==> trial 68: inputs <==
==> flow/design.v <==
module PE (
	in_a,
	in_b,
	out_c
);
input	[15:0] in_a;  
input	[15:0] in_b;  
output	[9:0] out_c;
wire    [7:0] psum_l0[3:0];  
wire    [8:0] psum_l1[1:0];
assign psum_l0[0] = in_a[ 3: 0] * in_b[ 3: 0];   
assign psum_l0[1] = in_a[ 7: 4] * in_b[ 7: 4];
assign psum_l0[2] = in_a[11: 8] * in_b[11: 8];
assign psum_l0[3] = in_a[15:12] * in_b[15:12];
assign psum_l1[0] = psum_l0[0] + psum_l0[1];     
assign psum_l1[1] = psum_l0[2] + psum_l0[3];
assign out_c = psum_l1[0] + psum_l1[1];          
endmodule
module Bitblade (
	mode,
	in_a,
	in_b,
    out_c
);
input	mode;
input   [63:0] in_a;
input   [63:0] in_b;
output  [17:0] out_c;
wire    [15:0] pe_in_a[3:0];
wire    [15:0] pe_in_b[3:0];
wire    [ 9:0] pe_out_c[3:0];
wire	[31:0] aw, ax, ay, az;
wire	[31:0] bw, bx, by, bz;
assign aw = {in_a[60+4-1:60], in_a[52+4-1:52], in_a[44+4-1:44], in_a[36+4-1:36]};
assign ax = {in_a[56+4-1:56], in_a[48+4-1:48], in_a[40+4-1:40], in_a[32+4-1:32]};
assign ay = {in_a[28+4-1:28], in_a[20+4-1:20], in_a[12+4-1:12], in_a[ 4+4-1: 4]};
assign az = {in_a[24+4-1:24], in_a[16+4-1:16], in_a[ 8+4-1: 8], in_a[ 0+4-1: 0]};
assign bw = {in_b[60+4-1:60], in_b[52+4-1:52], in_b[44+4-1:44], in_b[36+4-1:36]};
assign bx = {in_b[56+4-1:56], in_b[48+4-1:48], in_b[40+4-1:40], in_b[32+4-1:32]};
assign by = {in_b[28+4-1:28], in_b[20+4-1:20], in_b[12+4-1:12], in_b[ 4+4-1: 4]};
assign bz = {in_b[24+4-1:24], in_b[16+4-1:16], in_b[ 8+4-1: 8], in_b[ 0+4-1: 0]};
assign pe_in_a[0] = (mode) ? aw : ay;
assign pe_in_a[1] = (mode) ? ax : az;
assign pe_in_a[2] = ay;
assign pe_in_a[3] = az;
assign pe_in_b[0] = (mode) ? bw : by;
assign pe_in_b[1] = (mode) ? bx : by;
assign pe_in_b[2] = (mode) ? by : bz;
assign pe_in_b[3] = bz;
PE pe0( .in_a(pe_in_a[0]), .in_b(pe_in_b[0]), .out_c(pe_out_c[0]));
PE pe1( .in_a(pe_in_a[1]), .in_b(pe_in_b[1]), .out_c(pe_out_c[1]));
PE pe2( .in_a(pe_in_a[2]), .in_b(pe_in_b[2]), .out_c(pe_out_c[2]));
PE pe3( .in_a(pe_in_a[3]), .in_b(pe_in_b[3]), .out_c(pe_out_c[3]));
assign out_c = (pe_out_c[0] << (mode ? 0 : 8)) + (pe_out_c[1] << (mode ? 0 : 4)) + (pe_out_c[2] << (mode ? 0 : 4)) + (pe_out_c[3] << (mode ? 0 : 0));
endmodule
module Cfu (
  input               cmd_valid,
  output              cmd_ready,
  input      [9:0]    cmd_payload_function_id,
  input      [31:0]   cmd_payload_inputs_0,
  input      [31:0]   cmd_payload_inputs_1,
  output reg          rsp_valid,
  input               rsp_ready,
  output reg [31:0]   rsp_payload_outputs_0,
  input               reset,
  input               clk
);
wire  [2:0] opcode;
wire  is_setting_mode, is_resetting_acc, is_accumlating, is_loading_upper;
reg         mode;  
reg   [31:0] upper_bitblade_in_a;
reg   [31:0] upper_bitblade_in_b;
wire  [63:0] bitblade_in_a;
wire  [63:0] bitblade_in_b;
wire  [31:0] bitblade_out_c;
assign opcode = cmd_payload_function_id[2:0];
assign is_setting_mode =  (cmd_valid) && (opcode == 0);
assign is_resetting_acc = (cmd_valid) && (opcode == 1);
assign is_loading_upper = (cmd_valid) && (opcode == 2);
assign is_accumlating =   (cmd_valid) && (opcode == 3);
always @(posedge clk) begin
  if (reset)
    mode <= 0;  
  else if (is_setting_mode)
    mode <= cmd_payload_function_id[3];
end
assign cmd_ready = ~rsp_valid;
always @(posedge clk) begin
  if (reset)          rsp_valid <= 1'b0;
  else if (rsp_valid) rsp_valid <= ~rsp_ready;   
  else if (cmd_valid) rsp_valid <= 1'b1;         
end
always @(posedge clk) begin
  if (reset)
    rsp_payload_outputs_0 <= 32'b0;
  else if (is_resetting_acc)
    rsp_payload_outputs_0 <= 32'b0;
  else if (is_accumlating)
    rsp_payload_outputs_0 <= rsp_payload_outputs_0 + bitblade_out_c;
end
always @(posedge clk) begin
  if (reset)                  upper_bitblade_in_a <= 0;
  else if (is_loading_upper)  upper_bitblade_in_a <= cmd_payload_inputs_0;
end
always @(posedge clk) begin
  if (reset)                  upper_bitblade_in_b <= 0;
  else if (is_loading_upper)  upper_bitblade_in_b <= cmd_payload_inputs_1;
end
assign bitblade_in_a = {upper_bitblade_in_a, cmd_payload_inputs_0};
assign bitblade_in_b = {upper_bitblade_in_b, cmd_payload_inputs_1};
Bitblade bitblade(
  .mode(mode),
  .in_a(bitblade_in_a),
  .in_b(bitblade_in_b),
  .out_c(bitblade_out_c)
);
endmodule
==> flow/run.sh <==
#!/bin/bash
# the make line also repeats each setting of config.mk as NAME=value (left out here)
make -C /OpenROAD-flow-scripts/flow DESIGN_CONFIG=/design/flow/config.mk WORK_HOME=/design/flow/orfs CLKGATE_MAP_FILE= finish
==> flow/config.mk <==
export PLATFORM = sky130hd
export DESIGN_NAME = Cfu
export DESIGN_NICKNAME = Cfu
export VERILOG_FILES = /design/flow/design.v
export SDC_FILE = /design/flow/constraint.sdc
export NUM_CORES = 4
export LEC_CHECK = 0
export CAP_MARGIN = 20
export CORE_MARGIN = 2
export CORE_UTILIZATION = 65
export CTS_CLUSTER_SIZE = 45
export GPL_ROUTABILITY_DRIVEN = 1
export MAX_ROUTING_LAYER = met5
export MIN_ROUTING_LAYER = met1
export PLACE_DENSITY_LB_ADDON = 0.25
export SETUP_SLACK_MARGIN = -0.16
export SLEW_MARGIN = 40
==> flow/constraint.sdc <==
create_clock -name core_clock -period 12.1 [get_ports {clk}]
set_input_delay 2.4200 -clock core_clock [delete_from_list [all_inputs] [get_ports {clk}]]
set_output_delay 2.4200 -clock core_clock [all_outputs]
set_load 0.01 [all_outputs]
==> inputs of build 32, as changes to trial 68 <==
- CORE_UTILIZATION: 65 -> 71
- CTS_CLUSTER_SIZE: 45 -> 35
- GPL_ROUTABILITY_DRIVEN: 1 -> default
- MAX_ROUTING_LAYER: met5 -> default
- MIN_ROUTING_LAYER: met1 -> default
- PLACE_DENSITY_LB_ADDON: 0.25 -> default
- SETUP_SLACK_MARGIN: -0.16 -> default
- SLEW_MARGIN: 40 -> 20
==> flow/constraint.sdc (replaced) <==
create_clock -name core_clock -period 12.7 [get_ports {clk}]
set_input_delay 2.5400 -clock core_clock [delete_from_list [all_inputs] [get_ports {clk}]]
set_output_delay 2.5400 -clock core_clock [all_outputs]
set_load 0.01 [all_outputs]
==> qor.yml <==
fin_worst_skew_ns: 0.0207
setup_viol: 22
checkFailReasons: "setup timing"
wl_met3_mm: 5.28
place_hpwl_mm: 40.7
ff_latch_area_sq_um: 1970
layout.area.comb_sq_um: 13900
max_cap_viol_count: 0
num_vias: 15438
hold_ws_ns: 0.478
outcome: "failed layout checks"
timing.final.ws_setup_ns: -1.01
rsz_0062_raised_after_global_routing: "yes"
globalRouteMet1Util_pct: 54.4
critPathTopFamily: "adder cells"
grt_first_pass_wirelength_mm: 83.1
routed_wire_length_per_instance_um: 22.4
critPathMostFrequentCell: "fa_1"
crit_type: "in -> reg"
Source of the figures above: trial 68

==> qor.yml <==
outcome: "stopped before the end"
last-stage-reached: "global routing (5_1_grt)"
error: "[ERROR GRT-0232] Routing congestion too high. Check the congestion heatmap in the GUI."
grt.met2_usage_pct: 94.5
die_w_um: 154
synth.yosys.num_cells: 1809
coreArea_sq_um: 22000
ctsLongestPathBuffers: 2
top_level_ports: 112
place_hpwl_mm: 43.8
simple_gate_share_pct: 14.8
met3_usage_pct: 66.7
port_buffers: 105
globalRouteMet1Util_pct: 76.8
buffer_cell_driving_the_clock_tree_root: "clkbuf_16"
ys.flop_type: "dfxtp_1"
yosysSeqAreaShare_pct: 12.2
ao_oa_area_share_pct: 16.4
cts_num_sinks: 98
clock_tree.htree_level_count: 3
largest_area_cell: "fa_1"
Source of the figures above: build 32


==> wip/amber: inputs <==
// Cfu: RTL as listed in full above, without the edits since
export LEC_CHECK = 0
export CAP_MARGIN = 20
export CORE_ASPECT_RATIO = 1.77
export CORE_MARGIN = 2
export CORE_UTILIZATION = 69
export CTS_CLUSTER_DIAMETER = 108
export CTS_CLUSTER_SIZE = 15
export MAX_ROUTING_LAYER = met4
export SETUP_SLACK_MARGIN = -1.25
export SLEW_MARGIN = 20
export TNS_END_PERCENT = 5
create_clock -name core_clock -period 13.5 [get_ports {clk}]
run.sh (not shown) runs the stock make flow with config.mk's settings and CLKGATE_MAP_FILE=.
==> wip/xenon: changes against wip/amber <==
- ABC_AREA: unset -> 1
- CAP_MARGIN: 20 -> 30
- CELL_PAD_IN_SITES_GLOBAL_PLACEMENT: unset -> 1
- CORE_ASPECT_RATIO: 1.77 -> unset
- CORE_UTILIZATION: 69 -> 66
- CTS_CLUSTER_DIAMETER: 108 -> unset
- CTS_CLUSTER_SIZE: 15 -> unset
- GPL_ROUTABILITY_DRIVEN: unset -> 0
- GPL_TIMING_DRIVEN: unset -> 1
- HOLD_SLACK_MARGIN: unset -> 0.03
- MAX_ROUTING_LAYER: met4 -> met5
- MIN_ROUTING_LAYER: unset -> met2
- PLACE_DENSITY: unset -> 0.75
- SETUP_SLACK_MARGIN: -1.25 -> -0.3
- TNS_END_PERCENT: 5 -> 20
==> wip/raven: changes against wip/amber <==
- CORE_ASPECT_RATIO: 1.77 -> unset
- CORE_UTILIZATION: 69 -> 40
- CTS_CLUSTER_DIAMETER: 108 -> unset
- CTS_CLUSTER_SIZE: 15 -> unset
- MAX_ROUTING_LAYER: met4 -> unset
- SETUP_SLACK_MARGIN: -1.25 -> unset
- TNS_END_PERCENT: 5 -> unset
==> wip/umber: changes against wip/amber <==
- CORE_ASPECT_RATIO: 1.77 -> unset
- CORE_UTILIZATION: 69 -> 40
- CTS_CLUSTER_DIAMETER: 108 -> unset
- CTS_CLUSTER_SIZE: 15 -> unset
- MAX_ROUTING_LAYER: met4 -> unset
- SETUP_SLACK_MARGIN: -1.25 -> unset
- TNS_END_PERCENT: 5 -> unset
==> flow/constraint.sdc (replaced) <==
create_clock -name core_clock -period 11.1 [get_ports {clk}]
set_input_delay 2.2200 -clock core_clock [delete_from_list [all_inputs] [get_ports {clk}]]
set_output_delay 2.2200 -clock core_clock [all_outputs]
set_load 0.01 [all_outputs]
==> comparison <==
wip/umber produced a layout that fails on negative setup slack. wip/xenon ended with an error in 3_3_place_gp, error GPL-0301. wip/amber finished but failed the layout checks on negative setup slack. wip/raven finished with timing, DRC and antenna clean.
Against wip/amber, the clock-buffer cell count of wip/umber is higher by 1.
Clock skew: wip/amber < wip/raven < wip/umber.
Non-clock buffer count: wip/umber > wip/raven > wip/amber.
Sequential share of layout area: wip/umber < wip/raven < wip/amber.
In synthesized cell count, wip/amber and wip/umber do not differ.
Against wip/amber, the critical path depth of wip/raven is lower by 3.
